run 1:
## dma_controller
module dma_controller(
    input wire clk,
    input wire reset,
    input wire trigger,
    input wire [4:0] length,
    input wire [31:0] source_address,
    input wire [31:0] destination_add,
    input wire ARREADY,
    input wire [31:0] RDATA,
    input wire RVALID,
    input wire AWREADY,
    input wire WREADY,
    input wire BVALID,
    output reg done,
    output reg [31:0] ARADDR,
    output reg ARVALID,
    output reg RREADY,
    output reg [31:0] AWADDR,
    output reg AWVALID,
    output reg [31:0] WDATA,
    output reg WVALID,
    output reg BREADY
);
clock: 2.13 ns
lec_check: 0
abc_area: 1
cap_margin: 20
core_margin: 2
core_utilization: 69
place_density: 0.37
slew_margin: 20
run.sh (not shown) runs the stock make flow with config.mk's settings and CLKGATE_MAP_FILE=.
In run 1 the implementation ran to completion but is not tape-out ready, as the final checks report negative setup slack.
Input-level comparison between run 2 and run 1:
# run 1
export LEC_CHECK = 0
export ABC_AREA = 1
export CAP_MARGIN = 20
export CORE_MARGIN = 2
export CORE_UTILIZATION = 69
export PLACE_DENSITY = 0.37
export SLEW_MARGIN = 20
create_clock -name core_clock -period 2.13 [get_ports {clk}]
# run 2
export LEC_CHECK = 0
export CAP_MARGIN = 20
export CORE_MARGIN = 2
export CORE_UTILIZATION = 65
export SLEW_MARGIN = 20
create_clock -name core_clock -period 1.99 [get_ports {clk}]
[summary]
- The flow completed for run 2, but it is not clean: the layout still shows negative setup slack.
- Compared with run 1, in run 2 achievable clock frequency now sits at about the same level, area of all placed cells without fillers now sits at about the same level.
- Re effective utilization at floorplan: run 2 is 4.2 points down on run 1.
For run 3, these inputs were changed with respect to run 2:
# run 2
export LEC_CHECK = 0
export CAP_MARGIN = 20
export CORE_MARGIN = 2
export CORE_UTILIZATION = 65
export SLEW_MARGIN = 20
create_clock -name core_clock -period 1.99 [get_ports {clk}]
# run 3
export LEC_CHECK = 0
export CAP_MARGIN = 20
export CORE_MARGIN = 2
export CORE_UTILIZATION = 28
export SLEW_MARGIN = 20
create_clock -name core_clock -period 2.9 [get_ports {clk}]
Results
Run 3 finished end to end and its layout was clean on timing, DRC and antenna. Of run 3 and run 2, it is run 3 that has the lower length of routed met2 wiring. Summary of run 3 over run 2: core utilization lost 50 points, final worst-path setup slack +630 ps, synthesized area neither gained nor lost much, total number of tap cells went up, total stage count of the critical path has decreased. Run 2 vs run 3, heaviest power group: combinational logic vs registers. Of run 2 and run 3, the higher filler-free cell count of the finished design belongs to run 3. Run 3: sequential share of layout area is 2.8 points higher than what run 2 reported. Run 2 fits on a die that is smaller than the die of run 3.
diff inputs: run 3 => run 4
# run 3
export LEC_CHECK = 0
export CAP_MARGIN = 20
export CORE_MARGIN = 2
export CORE_UTILIZATION = 28
export SLEW_MARGIN = 20
create_clock -name core_clock -period 2.9 [get_ports {clk}]
# run 4
export LEC_CHECK = 0
export CAP_MARGIN = 20
export CORE_MARGIN = 2
export CORE_UTILIZATION = 12
export SLEW_MARGIN = 20
create_clock -name core_clock -period 4.02 [get_ports {clk}]
Findings:
Taking run 3 as the reference, in run 4 utilization fell 19 points, critical path depth fell 2, half-perimeter wire length of the detailed placement result rose 7100 microns. fifo.mem[15][15] as the end point of the critical path was reported by run 4, and fifo.read_data[27] by run 3. Sequential share of layout area was higher in run 3 than in run 4. Higher final cycle utilization of the critical path among run 3 and run 4: run 3. From run 3 to run 4, buffer depth of the longest clock path did not move at all. Peak supply drop, run 4 vs run 3: down by more than a quarter. Where overall power consumption is concerned, run 3 is outperformed by run 4. In run 4 the global-route track usage on met1 turned out 12 points lower than in run 3. Relative area change from synthesis to final layout, run 3 and run 4: smaller value in run 3.

* * *

build 11:
Starting RTL as in the previous note.
clock: 4.0 ns
lec_check: 0
cap_margin: 20
cell_pad_in_sites_global_placement: 2
core_margin: 10
core_utilization: 15
max_routing_layer: met4
place_density_lb_addon: 0.12
slew_margin: 35
tns_end_percent: 70
Input changes introduced in build 46 (baseline for comparison: build 11):
Settings: an added CTS_CLUSTER_SIZE of 98; a change of SLEW_MARGIN from 35 to 20; a deleted CELL_PAD_IN_SITES_GLOBAL_PLACEMENT that had been 2; a deleted MAX_ROUTING_LAYER that had been met4; a change of CORE_MARGIN from 10 to 2; a change of CORE_UTILIZATION from 15 to 52; a deleted TNS_END_PERCENT that had been 70; a deleted PLACE_DENSITY_LB_ADDON that had been 0.12; a change of the clock period (ns, I/O delays scaled along) from 4.0 to 1.84.
--- outcome ---
- Layout checks on build 46: not met. Flow itself completed; violations: setup timing.
- Taking build 11 as the reference, in build 46 combinational share of power now sits higher; met3 wire length now sits higher; fmax now sits higher; worst setup slack now sits lower; final area now sits higher.
- Against build 11 as the reference, build 46 delivers a lower required time of the critical path.
Input-level comparison between build 24 and build 46:
Settings: swapping 52 for 64 in CORE_UTILIZATION; clearing CTS_CLUSTER_SIZE, which used to be 98; swapping 1.84 for 2.08 in the clock period (ns, I/O delays scaled along).
### Flow results
As for a clean layout from build 46 and build 24, there is none. Although it ran to completion, build 24 produced a layout that fails the final checks because of setup timing. Build 24: detailed route wirelength on metal3 is 32% higher than what build 46 reported. Share of total power in the clock network in build 24 is 0.4 points lower than in build 46. Worst setup slack (lower): build 46. Relative to build 46, the routed length on met2 of build 24 is lower by 3.7%.

* * *

Starting RTL as in the previous note.
==> flow/config.mk <==
export PLATFORM = sky130hd
export DESIGN_NAME = dma_controller
export DESIGN_NICKNAME = dma_controller
export VERILOG_FILES = /design/flow/design.v
export SDC_FILE = /design/flow/constraint.sdc
export NUM_CORES = 4
export LEC_CHECK = 0
export CAP_MARGIN = 20
export CELL_PAD_IN_SITES_DETAIL_PLACEMENT = 1
export CORE_ASPECT_RATIO = 1.74
export CORE_MARGIN = 10
export CORE_UTILIZATION = 61
export CTS_CLUSTER_DIAMETER = 184
export GPL_ROUTABILITY_DRIVEN = 0
export MAX_ROUTING_LAYER = met4
export SLEW_MARGIN = 15
export TNS_END_PERCENT = 40
==> flow/constraint.sdc <==
create_clock -name core_clock -period 3.2 [get_ports {clk}]
set_input_delay 0.6400 -clock core_clock [delete_from_list [all_inputs] [get_ports {clk}]]
set_output_delay 0.6400 -clock core_clock [all_outputs]
set_load 0.01 [all_outputs]
Edit:
Settings changed: CELL_PAD_IN_SITES_DETAIL_PLACEMENT 1 to not set, CORE_ASPECT_RATIO 1.74 to not set, CORE_MARGIN 10 to 2, CORE_UTILIZATION 61 to 66, CTS_CLUSTER_DIAMETER 184 to not set, CTS_CLUSTER_SIZE set to 25, GPL_ROUTABILITY_DRIVEN 0 to not set, MAX_ROUTING_LAYER met4 to not set, SLEW_MARGIN 15 to 20, TNS_END_PERCENT 40 to not set.
Clock period 3.2 ns to 1.61 ns, I/O delays scaled along.
What happened: The new run completed, yet does not pass: negative setup slack. Sequential power went up by well over a third. Core utilization came out higher by 17 points. Wire length is higher by a little under a tenth.
Edit:
Settings changed: CORE_UTILIZATION 66 to 44, CTS_CLUSTER_SIZE 25 to not set.
Clock period 1.61 ns to 2.52 ns, I/O delays scaled along.
Effect: Now the flow passed the timing, design-rule and antenna checks; critical path depth falls by 2; worst setup slack gets better by 1.2 ns; non-clock buffer count came out lower by 259.

* * *

Starting RTL as in the previous note.
## dma_controller
module dma_controller(
    input wire clk,
    input wire reset,
    input wire trigger,
    input wire [4:0] length,
    input wire [31:0] source_address,
    input wire [31:0] destination_add,
    input wire ARREADY,
    input wire [31:0] RDATA,
    input wire RVALID,
    input wire AWREADY,
    input wire WREADY,
    input wire BVALID,
    output reg done,
    output reg [31:0] ARADDR,
    output reg ARVALID,
    output reg RREADY,
    output reg [31:0] AWADDR,
    output reg AWVALID,
    output reg [31:0] WDATA,
    output reg WVALID,
    output reg BREADY
);
Settings: LEC_CHECK=0, CAP_MARGIN=20, CORE_MARGIN=2, CORE_UTILIZATION=66, CTS_CLUSTER_SIZE=36, SLEW_MARGIN=20; clock period 1.61 ns.
The baseline finished with setup timing left.
Rerun with:
- CELL_PAD_IN_SITES_DETAIL_PLACEMENT: unset -> 1
- CORE_UTILIZATION: 66 -> 40
- CTS_CLUSTER_SIZE: 36 -> unset
- clock period: 1.61 -> 3.2 ns (I/O delays scaled with it)
Result: The changed run finished clean; via count is lower by about a fifth; worst hold slack improves by 0.24 ns; routed wire length went down by about a fifth.
Rerun with:
- CELL_PAD_IN_SITES_DETAIL_PLACEMENT: 1 -> unset
- CORE_UTILIZATION: 40 -> 66
- SETUP_SLACK_MARGIN: unset -> 0.56
- clock period: 3.2 -> 3.28 ns (I/O delays scaled with it)
Outcome: Design area went down by 1.8%. Register-to-register slack is better by 0.36 ns. Via count went up by 0.82%. Wire length fell by 12%.
Rerun with:
- CORE_UTILIZATION: 66 -> 40
- SETUP_SLACK_MARGIN: 0.56 -> unset
- clock period: 3.28 -> 2.9 ns (I/O delays scaled with it)
Effect:
- sequential power is higher by about 10%
- power climbs by 16%
- wire length climbs by 3.6%
- die size rose by 64%
- first-iteration DRC count shrinks by 28%

* * *

The RTL this note starts from:
==> flow/design.v <==
module sync_fifo (
    input  wire        clk,
    input  wire        reset,
    input  wire        FIFO_WR_EN,
    input  wire        FIFO_RD_EN,
    input  wire [31:0] write_data,
    output reg  [31:0] read_data,
    output wire        FIFO_FULL,
    output wire        FIFO_EMPTY
);
    localparam DEPTH      = 16;
    localparam ADDR_WIDTH = 4;            
    localparam PTR_WIDTH  = ADDR_WIDTH + 1;  
    reg [31:0] mem [0:DEPTH-1];
    reg [PTR_WIDTH-1:0] wr_ptr;    
    reg [PTR_WIDTH-1:0] rd_ptr;
    wire [ADDR_WIDTH-1:0] wr_addr = wr_ptr[ADDR_WIDTH-1:0];
    wire [ADDR_WIDTH-1:0] rd_addr = rd_ptr[ADDR_WIDTH-1:0];
    assign FIFO_EMPTY = (wr_ptr == rd_ptr);
    assign FIFO_FULL =
        (wr_addr == rd_addr) && (wr_ptr[PTR_WIDTH-1] != rd_ptr[PTR_WIDTH-1]);
    always @(posedge clk or posedge reset) begin
        if (reset) begin
            wr_ptr <= 0;
        end else begin
            if (FIFO_WR_EN && !FIFO_FULL) begin
                mem[wr_addr] <= write_data;
                wr_ptr <= wr_ptr + 1;        
            end
        end
    end
    always @(posedge clk or posedge reset) begin
        if (reset) begin
            rd_ptr <= 0;
            read_data <= 0;
        end else begin
            if (FIFO_RD_EN && !FIFO_EMPTY) begin
                read_data <= mem[rd_addr];
                rd_ptr <= rd_ptr + 1;        
            end
        end
    end
endmodule
`timescale 1ns / 1ps
module dma_controller(
    input wire clk,
    input wire reset,
    input wire trigger,
    input wire [4:0] length,
    input wire [31:0] source_address,
    input wire [31:0] destination_add,
    input wire ARREADY,
    input wire [31:0] RDATA,
    input wire RVALID,
    input wire AWREADY,
    input wire WREADY,
    input wire BVALID,
    output reg done,
    output reg [31:0] ARADDR,
    output reg ARVALID,
    output reg RREADY,
    output reg [31:0] AWADDR,
    output reg AWVALID,
    output reg [31:0] WDATA,
    output reg WVALID,
    output reg BREADY
);
    localparam READ_IDLE = 2'b00;
    localparam READ_INIT = 2'b01;
    localparam READ_WAIT = 2'b10;
    localparam READ_DATA = 2'b11;
    localparam WRITE_IDLE = 3'b000;
    localparam WRITE_WAIT = 3'b001;
    localparam WRITE_DATA = 3'b010;
    localparam WRITE_AW_HANDSHAKE = 3'b011;
    localparam WRITE_W_HANDSHAKE = 3'b100;
    localparam WRITE_RESP = 3'b101;
    localparam WRITE_STALL = 3'b110;
    reg [1:0] read_state;
    reg [2:0] write_state;
    reg [4:0] read_count, write_count;
    reg [31:0] current_read_addr, current_write_addr;
    reg [2:0] xfer_words;    
    reg fifo_write_en, fifo_read_en;
    wire fifo_full, fifo_empty;
    wire [31:0] fifo_read_data;
    reg [31:0] fifo_write_data;
    wire read_done, write_done;
    sync_fifo fifo (
        .clk(clk),
        .reset(reset),
        .FIFO_RD_EN(fifo_read_en),
        .FIFO_WR_EN(fifo_write_en),
        .write_data(fifo_write_data),
        .read_data(fifo_read_data),
        .FIFO_FULL(fifo_full),
        .FIFO_EMPTY(fifo_empty)
    );
    assign read_done = (read_count == xfer_words) && !(xfer_words == 0);
    assign write_done = (write_count == xfer_words) && !(xfer_words == 0);
    always @(posedge clk or posedge reset) begin
        if (reset) begin
            done <= 0;
        end
        else if (read_state == READ_IDLE && trigger) begin
            done <= 0;
        end
        else begin
            done <= read_done && write_done;
        end
    end    
    always @(posedge clk or posedge reset) begin
        if (reset) begin
            read_state <= READ_IDLE;
            read_count <= 0;
            xfer_words <= 0;
            ARADDR <= 0;
            ARVALID <= 0;
            RREADY <= 1;
            fifo_write_en <= 0;
        end else begin
            case (read_state)
                READ_IDLE: begin
                    ARADDR <= 0;
                    ARVALID <= 0;
                    if (trigger) begin
                        read_count <= 0;
                        xfer_words <= length[4:2];
                        current_read_addr <= source_address;
                        read_state <= READ_INIT;
                    end    
                end
                READ_INIT: begin
                    fifo_write_en <= 0;
                    if (read_count == xfer_words) begin    
                        read_state <= READ_IDLE;
                    end
                    else if (!fifo_full) begin
                        ARADDR <= current_read_addr;
                        ARVALID <= 1;
                        read_state <= READ_WAIT;
                    end
                end
                READ_WAIT: begin
                    if (ARREADY && ARVALID) begin
                        ARVALID <= 0;
                        read_state <= READ_DATA;
                    end
                end
                READ_DATA: begin
                    if (RVALID && RREADY) begin
                        fifo_write_en <= 1;
                        fifo_write_data <= RDATA;
                        read_count <= read_count + 1;
                        current_read_addr <= current_read_addr + 4;                 
                        read_state <= READ_INIT;
                    end    
                end                      
                default: read_state <= READ_IDLE;
            endcase
        end
    end
    always @(posedge clk or posedge reset) begin
        if (reset) begin
            write_state <= WRITE_IDLE;
            write_count <= 0;
            AWADDR <= 32'b0;            
            WDATA <= 32'b0;            
            AWVALID <= 0;
            WVALID <= 0;
            BREADY <= 1;
            fifo_read_en <= 0;
        end 
        else begin
            case (write_state)
                WRITE_IDLE: begin
                    AWADDR <= 32'b0;
                    WDATA <= 32'b0;
                    AWVALID <= 0;
                    WVALID <= 0;
                    if(!fifo_empty) begin
                        write_count <= 0;
                        current_write_addr <= destination_add;
                        fifo_read_en <= 1;
                        write_state <= WRITE_WAIT;
                    end
                    else if (trigger && read_state == READ_IDLE) begin
                        write_count <= 0;
                    end
                end
                WRITE_WAIT: begin
                    fifo_read_en <= 0;
                    if (write_count == xfer_words) begin   
                        write_state <= WRITE_IDLE;
                    end    
                    else begin
                        write_state <= WRITE_DATA;
                    end
                end
                WRITE_DATA: begin
                        AWADDR <= current_write_addr;
                        AWVALID <= 1;
                        WDATA <= fifo_read_data;
                        WVALID <= 1;
                        write_state <= WRITE_AW_HANDSHAKE;
                end
                WRITE_AW_HANDSHAKE: begin
                    if(AWVALID && AWREADY) begin
                        AWVALID <= 0;
                        write_state <= WRITE_W_HANDSHAKE;
                    end
                end
                WRITE_W_HANDSHAKE: begin
                    if(WVALID && WREADY) begin
                        WVALID <= 0;
                        write_state <= WRITE_RESP;
                    end
                end
                WRITE_RESP: begin
                    if(BVALID && BREADY) begin
                        write_count <= write_count + 1;
                        current_write_addr <= current_write_addr + 4;
                        if (!fifo_empty) begin
                            fifo_read_en <= 1;
                            write_state <= WRITE_WAIT;
                        end
                        else begin
                            write_state <= WRITE_STALL;
                        end
                    end
                end
                WRITE_STALL: begin
                    if (write_count == xfer_words) begin
                        write_state <= WRITE_IDLE;
                    end
                    else if (!fifo_empty) begin
                        fifo_read_en <= 1;
                        write_state <= WRITE_WAIT;
                    end
                end
                default: write_state <= WRITE_WAIT;
            endcase 
        end
    end
endmodule  
==> flow/config.mk <==
export PLATFORM = sky130hd
export DESIGN_NAME = dma_controller
export DESIGN_NICKNAME = dma_controller
export VERILOG_FILES = /design/flow/design.v
export SDC_FILE = /design/flow/constraint.sdc
export NUM_CORES = 4
export LEC_CHECK = 0
export CAP_MARGIN = 20
export CORE_MARGIN = 2
export CORE_UTILIZATION = 70
export CTS_CLUSTER_SIZE = 37
export SETUP_SLACK_MARGIN = 0.52
export SLEW_MARGIN = 20
==> flow/constraint.sdc <==
create_clock -name core_clock -period 1.99 [get_ports {clk}]
set_input_delay 0.3980 -clock core_clock [delete_from_list [all_inputs] [get_ports {clk}]]
set_output_delay 0.3980 -clock core_clock [all_outputs]
set_load 0.01 [all_outputs]
The first run completed and failed the layout checks on negative setup slack.
==> next run, changes <==
--- a/flow/config.mk
+++ b/flow/config.mk
@@ -11,2 +11,2 @@
-export CTS_CLUSTER_SIZE = 37
-export SETUP_SLACK_MARGIN = 0.52
+export CTS_CLUSTER_SIZE = 40
+export SETUP_SLACK_MARGIN = 0.6
==> flow/constraint.sdc (replaced) <==
create_clock -name core_clock -period 2.08 [get_ports {clk}]
set_input_delay 0.4160 -clock core_clock [delete_from_list [all_inputs] [get_ports {clk}]]
set_output_delay 0.4160 -clock core_clock [all_outputs]
set_load 0.01 [all_outputs]
The new run ran to the end with violations: negative setup slack.
Synthesized cell count is unchanged.
Power is lower by 4.9%.
Die size does not change.
Global-route usage is lower by 0.20 points.
Worst setup slack is better by 3.8 ps.
Wire length is higher by 3.7%.
Clock skew is higher by 24 ps.
Clock power is lower by about 8%.
Via count is higher by 2.7%.
Sequential power is lower by about 4%.
==> next run, changes <==
--- a/flow/config.mk
+++ b/flow/config.mk
@@ -10,3 +10 @@
-export CORE_UTILIZATION = 70
-export CTS_CLUSTER_SIZE = 40
-export SETUP_SLACK_MARGIN = 0.6
+export CORE_UTILIZATION = 69
==> flow/constraint.sdc (replaced) <==
create_clock -name core_clock -period 2.47 [get_ports {clk}]
set_input_delay 0.4940 -clock core_clock [delete_from_list [all_inputs] [get_ports {clk}]]
set_output_delay 0.4940 -clock core_clock [all_outputs]
set_load 0.01 [all_outputs]
Outcome: This time the run passed the timing, design-rule and antenna checks; first-iteration DRC count came out lower by 55%; via count came out lower by about 22%; non-clock buffer count came out lower by 195; synthesized area is unchanged.
==> next run, changes <==
--- a/flow/config.mk
+++ b/flow/config.mk
@@ -10 +10 @@
-export CORE_UTILIZATION = 69
+export CORE_UTILIZATION = 72
==> flow/constraint.sdc (replaced) <==
create_clock -name core_clock -period 2.22 [get_ports {clk}]
set_input_delay 0.4440 -clock core_clock [delete_from_list [all_inputs] [get_ports {clk}]]
set_output_delay 0.4440 -clock core_clock [all_outputs]
set_load 0.01 [all_outputs]
Outcome: The new run finished but failed the layout checks on negative setup slack. Final cell count grows by a few percent. Synthesized cell count stays the same. Hold slack degrades by 84 ps. Clock skew grows by 16 ps. Setup slack degrades by 780 ps. Area after synthesis does not change. Core utilization grows by 7.0 points. Die area shrinks by a few percent. Fmax shrinks by about a fifth. Register-to-register slack degrades by 780 ps. Clock power grows by about a fifth.
==> next run, changes <==
--- a/flow/config.mk
+++ b/flow/config.mk
@@ -8 +8 @@
-export CAP_MARGIN = 20
+export CAP_MARGIN = 10
@@ -10,0 +11 @@
+export CTS_CLUSTER_SIZE = 15
==> flow/constraint.sdc (replaced) <==
create_clock -name core_clock -period 1.99 [get_ports {clk}]
set_input_delay 0.3980 -clock core_clock [delete_from_list [all_inputs] [get_ports {clk}]]
set_output_delay 0.3980 -clock core_clock [all_outputs]
set_load 0.01 [all_outputs]
With this change the flow failed in global routing (5_1_grt) with DPL-0033.
Die area stays the same.
Area after synthesis is unchanged.
Synthesized cell count is unchanged.
Power is estimated from default activity; no workload was simulated.
